==> flow/design.v (excerpt) <==
module processor(a,b,instruction,clk,rst,y);
    input [31:0] a,b;
    input [31:0] instruction;
    input clk, rst;
    wire [31:0] rs1, rs2;
    output [31:0] y;
    wire [31:0] rd;
    wire [4:0] rs1_address, rs2_address, rd_address;
    wire [6:0] opcode, p;
    wire [2:0] func;
    wire [3:0] cs;
    instruction_decoder id(instruction,opcode,clk,p,func,rs1_address,rs2_address,rd_address);
    register_bank rg(a,b,rs1_address,rs2_address,rd_address,rd,rs1,rs2,rst,clk);
    controller cn(p,func,cs);
    alu ar(rs1,rs2,cs,rd,y);
endmodule
Size: ~64 flip-flops, ~130 I/O pins, ~12000 um2 of cells after synthesis.
Settings: LEC_CHECK=0, ABC_AREA=1, CAP_MARGIN=5, CORE_ASPECT_RATIO=0.97, CORE_MARGIN=9, CORE_UTILIZATION=52, CTS_CLUSTER_DIAMETER=361, CTS_CLUSTER_SIZE=72, GPL_ROUTABILITY_DRIVEN=0, GPL_TIMING_DRIVEN=0, HOLD_SLACK_MARGIN=0.13, MAX_ROUTING_LAYER=met4, MIN_ROUTING_LAYER=met2, PLACE_DENSITY_LB_ADDON=0.27, SLEW_MARGIN=35, TNS_END_PERCENT=25; clock period 8.62 ns.
run.sh (not shown) runs the stock make flow with config.mk's settings and CLKGATE_MAP_FILE=.
The starting point failed in 5_1_grt.
Change:
==> flow/config.mk (replaced) <==
export PLATFORM = sky130hd
export DESIGN_NAME = processor
export DESIGN_NICKNAME = processor
export VERILOG_FILES = /design/flow/design.v
export SDC_FILE = /design/flow/constraint.sdc
export NUM_CORES = 4
export LEC_CHECK = 0
export CAP_MARGIN = 20
export CORE_MARGIN = 2
export CORE_UTILIZATION = 40
export SLEW_MARGIN = 20
==> flow/constraint.sdc (replaced) <==
create_clock -name core_clock -period 7.0 [get_ports {clk}]
set_input_delay 1.4000 -clock core_clock [delete_from_list [all_inputs] [get_ports {clk}]]
set_output_delay 1.4000 -clock core_clock [all_outputs]
set_load 0.01 [all_outputs]
With this change the flow finished clean.
Die area shrinks by 3.1%.
Synthesized area falls by 11%.
Synthesized cell count came out lower by 36%.
Change:
--- a/flow/config.mk
+++ b/flow/config.mk
@@ -8,4 +8,4 @@
 export CAP_MARGIN = 20
 export CORE_MARGIN = 2
-export CORE_UTILIZATION = 40
+export CORE_UTILIZATION = 58
 export SLEW_MARGIN = 20
==> flow/constraint.sdc (replaced) <==
create_clock -name core_clock -period 3.97 [get_ports {clk}]
set_input_delay 0.7940 -clock core_clock [delete_from_list [all_inputs] [get_ports {clk}]]
set_output_delay 0.7940 -clock core_clock [all_outputs]
set_load 0.01 [all_outputs]
Outcome: The changed run died in 5_1_grt (GRT-0232). Synthesized area stays the same. Die area decreases by 30%. Synthesized cell count is unchanged.
Change:
--- a/flow/config.mk
+++ b/flow/config.mk
@@ -6,6 +6,9 @@
 export NUM_CORES = 4
 export LEC_CHECK = 0
+export ABC_AREA = 1
 export CAP_MARGIN = 20
 export CORE_MARGIN = 2
-export CORE_UTILIZATION = 58
+export CORE_UTILIZATION = 72
+export CTS_CLUSTER_DIAMETER = 223
+export MAX_ROUTING_LAYER = met4
 export SLEW_MARGIN = 20
==> flow/constraint.sdc (replaced) <==
create_clock -name core_clock -period 4.55 [get_ports {clk}]
set_input_delay 0.9100 -clock core_clock [delete_from_list [all_inputs] [get_ports {clk}]]
set_output_delay 0.9100 -clock core_clock [all_outputs]
set_load 0.01 [all_outputs]
The changed run finished but fails on setup timing.
Die area came out lower by a little under a tenth.
Synthesized cell count increases by well over a third.
Synthesized area rose by roughly a tenth.

---

Starting RTL as in the previous note.
## processor
module processor(a,b,instruction,clk,rst,y);
    input [31:0] a,b;
    input [31:0] instruction;
    input clk, rst;
    wire [31:0] rs1, rs2;
    output [31:0] y;
    wire [31:0] rd;
    wire [4:0] rs1_address, rs2_address, rd_address;
    wire [6:0] opcode, p;
    wire [2:0] func;
    wire [3:0] cs;
    instruction_decoder id(instruction,opcode,clk,p,func,rs1_address,rs2_address,rd_address);
    register_bank rg(a,b,rs1_address,rs2_address,rd_address,rd,rs1,rs2,rst,clk);
    controller cn(p,func,cs);
    alu ar(rs1,rs2,cs,rd,y);
endmodule
make LEC_CHECK=0 ABC_AREA=1 CAP_MARGIN=20 CELL_PAD_IN_SITES_GLOBAL_PLACEMENT=1 CORE_MARGIN=2 CORE_UTILIZATION=39 CTS_CLUSTER_DIAMETER=355 CTS_CLUSTER_SIZE=100 SETUP_SLACK_MARGIN=-0.59 SLEW_MARGIN=0 TNS_END_PERCENT=25 finish   # period 7.0 ns
==> next run, changes <==
CORE_ASPECT_RATIO = 0.5   (was unset)
CTS_CLUSTER_DIAMETER = 361   (was 355)
SETUP_SLACK_MARGIN = unset   (was -0.59)
SLEW_MARGIN = 20   (was 0)
After rerunning:
- hold slack is better by 0.026 ns
- worst setup slack degrades by 0.11 ns
- die size barely changes
- utilization went up by 0.19 points
- cell area is higher by 0.47%
- sequential cell count is unchanged
- via count rises by 0.83%
- total power rose by 3.9%
- wire length went up by 4.7%
==> next run, changes <==
ABC_AREA = unset   (was 1)
CELL_PAD_IN_SITES_GLOBAL_PLACEMENT = unset   (was 1)
CORE_ASPECT_RATIO = unset   (was 0.5)
CORE_UTILIZATION = 58   (was 39)
CTS_CLUSTER_DIAMETER = unset   (was 361)
CTS_CLUSTER_SIZE = unset   (was 100)
SETUP_SLACK_MARGIN = 1.42   (was unset)
TNS_END_PERCENT = 5   (was 25)
clock period = 4.91 ns   (was 7.0 ns; I/O delays follow)
Result: Final area goes down by 1.0%. Setup slack got worse by 0.86 ns. Sequential power grows by 39%. Worst hold slack got worse by 0.40 ns. Die size goes down by 40%. Clock-buffer cell count is unchanged. Synthesized area came out lower by 11%. Via count fell by 16%. Power rose by 42%. Sequential share of layout area climbs by 0.14 points. Routed wire length falls by 27%.
==> next run, changes <==
CORE_UTILIZATION = 40   (was 58)
SETUP_SLACK_MARGIN = 0.94   (was 1.42)
TNS_END_PERCENT = unset   (was 5)
clock period = 6.27 ns   (was 4.91 ns; I/O delays follow)
=> The changed run completed without violations; clock-buffer cell count stays the same; non-clock buffer count fell by 58; worst setup slack improved by 0.73 ns; total power goes down by about 22%; worst hold slack improves by 0.26 ns; sequential power goes down by 22%; cell count rose by about 2.8%; global-route usage came out lower by 13 points.
==> next run, changes <==
CTS_CLUSTER_DIAMETER = 399   (was unset)
CTS_CLUSTER_SIZE = 99   (was unset)
SETUP_SLACK_MARGIN = unset   (was 0.94)
TNS_END_PERCENT = 15   (was unset)
clock period = 7.0 ns   (was 6.27 ns; I/O delays follow)
The new run went through all stages and came out clean; worst hold slack is better by 0.15 ns; worst setup slack is worse by 0.14 ns; routed wire length shrinks by 2.0%.

---

Starting RTL as in the previous note.
==> flow/config.mk <==
export PLATFORM = sky130hd
export DESIGN_NAME = processor
export DESIGN_NICKNAME = processor
export VERILOG_FILES = /design/flow/design.v
export SDC_FILE = /design/flow/constraint.sdc
export NUM_CORES = 4
export LEC_CHECK = 0
export CAP_MARGIN = 20
export CELL_PAD_IN_SITES_DETAIL_PLACEMENT = 1
export CORE_ASPECT_RATIO = 0.67
export CORE_MARGIN = 7
export CORE_UTILIZATION = 40
export GPL_ROUTABILITY_DRIVEN = 1
export HOLD_SLACK_MARGIN = -0.01
export PLACE_DENSITY_LB_ADDON = 0.09
export SLEW_MARGIN = 10
export TNS_END_PERCENT = 60
==> flow/constraint.sdc <==
create_clock -name core_clock -period 11.1 [get_ports {clk}]
set_input_delay 2.2200 -clock core_clock [delete_from_list [all_inputs] [get_ports {clk}]]
set_output_delay 2.2200 -clock core_clock [all_outputs]
set_load 0.01 [all_outputs]
The starting point passed the timing, design-rule and antenna checks.
Then changed:
CELL_PAD_IN_SITES_DETAIL_PLACEMENT = unset   (was 1)
CORE_ASPECT_RATIO = unset   (was 0.67)
CORE_MARGIN = 2   (was 7)
CORE_UTILIZATION = 55   (was 40)
CTS_CLUSTER_DIAMETER = 41   (was unset)
GPL_ROUTABILITY_DRIVEN = unset   (was 1)
HOLD_SLACK_MARGIN = unset   (was -0.01)
PLACE_DENSITY_LB_ADDON = unset   (was 0.09)
SETUP_SLACK_MARGIN = 0.74   (was unset)
SLEW_MARGIN = 20   (was 10)
TNS_END_PERCENT = 5   (was 60)
clock period = 4.47 ns   (was 11.1 ns; I/O delays follow)
The new run finished with setup timing left.
Wire length decreases by 2.0%.
Count of clock-buffer cells in the layout increases by 1.
Hold slack degrades by 1.3 ns.
Global-route usage increases by 14 points.
Sequential power increases by 140%.
Die size decreases by 35%.
Final cell count increases by 6.8%.
Design area increases by 17%.
Then changed:
CORE_UTILIZATION = 58   (was 55)
CTS_CLUSTER_DIAMETER = unset   (was 41)
SETUP_SLACK_MARGIN = 1.03   (was 0.74)
TNS_END_PERCENT = unset   (was 5)
clock period = 3.52 ns   (was 4.47 ns; I/O delays follow)
With this change the flow did not get past global routing (GRT-0116).
Synthesized cell count is unchanged.
Synthesized area stays the same.
Die size drops by about 5%.
Then changed:
SETUP_SLACK_MARGIN = unset   (was 1.03)
clock period = 5.74 ns   (was 3.52 ns; I/O delays follow)
=> This time the run went through all stages and came out clean. Synthesized area does not change. Die size stays the same. Synthesized cell count stays the same.

---

Starting RTL as in the previous note.
clock: 11.1 ns
lec_check: 0
cap_margin: 20
cell_pad_in_sites_detail_placement: 1
core_aspect_ratio: 0.67
core_margin: 7
core_utilization: 40
gpl_routability_driven: 1
gpl_timing_driven: 0
hold_slack_margin: -0.01
slew_margin: 15
tns_end_percent: 60
The starting point produced a clean layout.
Edit:
CORE_MARGIN = 3   (was 7)
GPL_ROUTABILITY_DRIVEN = 0   (was 1)
GPL_TIMING_DRIVEN = default   (was 0)
HOLD_SLACK_MARGIN = default   (was -0.01)
PLACE_DENSITY_LB_ADDON = 0.09   (was default)
SLEW_MARGIN = 10   (was 15)
What happened:
- The changed run ran to the end with no violations
- combinational power came out lower by a few percent
- final area falls by a few percent
- count of clock-buffer cells in the layout is higher by 1
- setup slack improved by 0.15 ns
- flip-flop count does not change
- sequential power falls by a few percent
- via count fell by a few percent
- hold slack improved by 0.032 ns
- utilization came out lower by 1.5 points
Power is estimated from default activity; no workload was simulated.
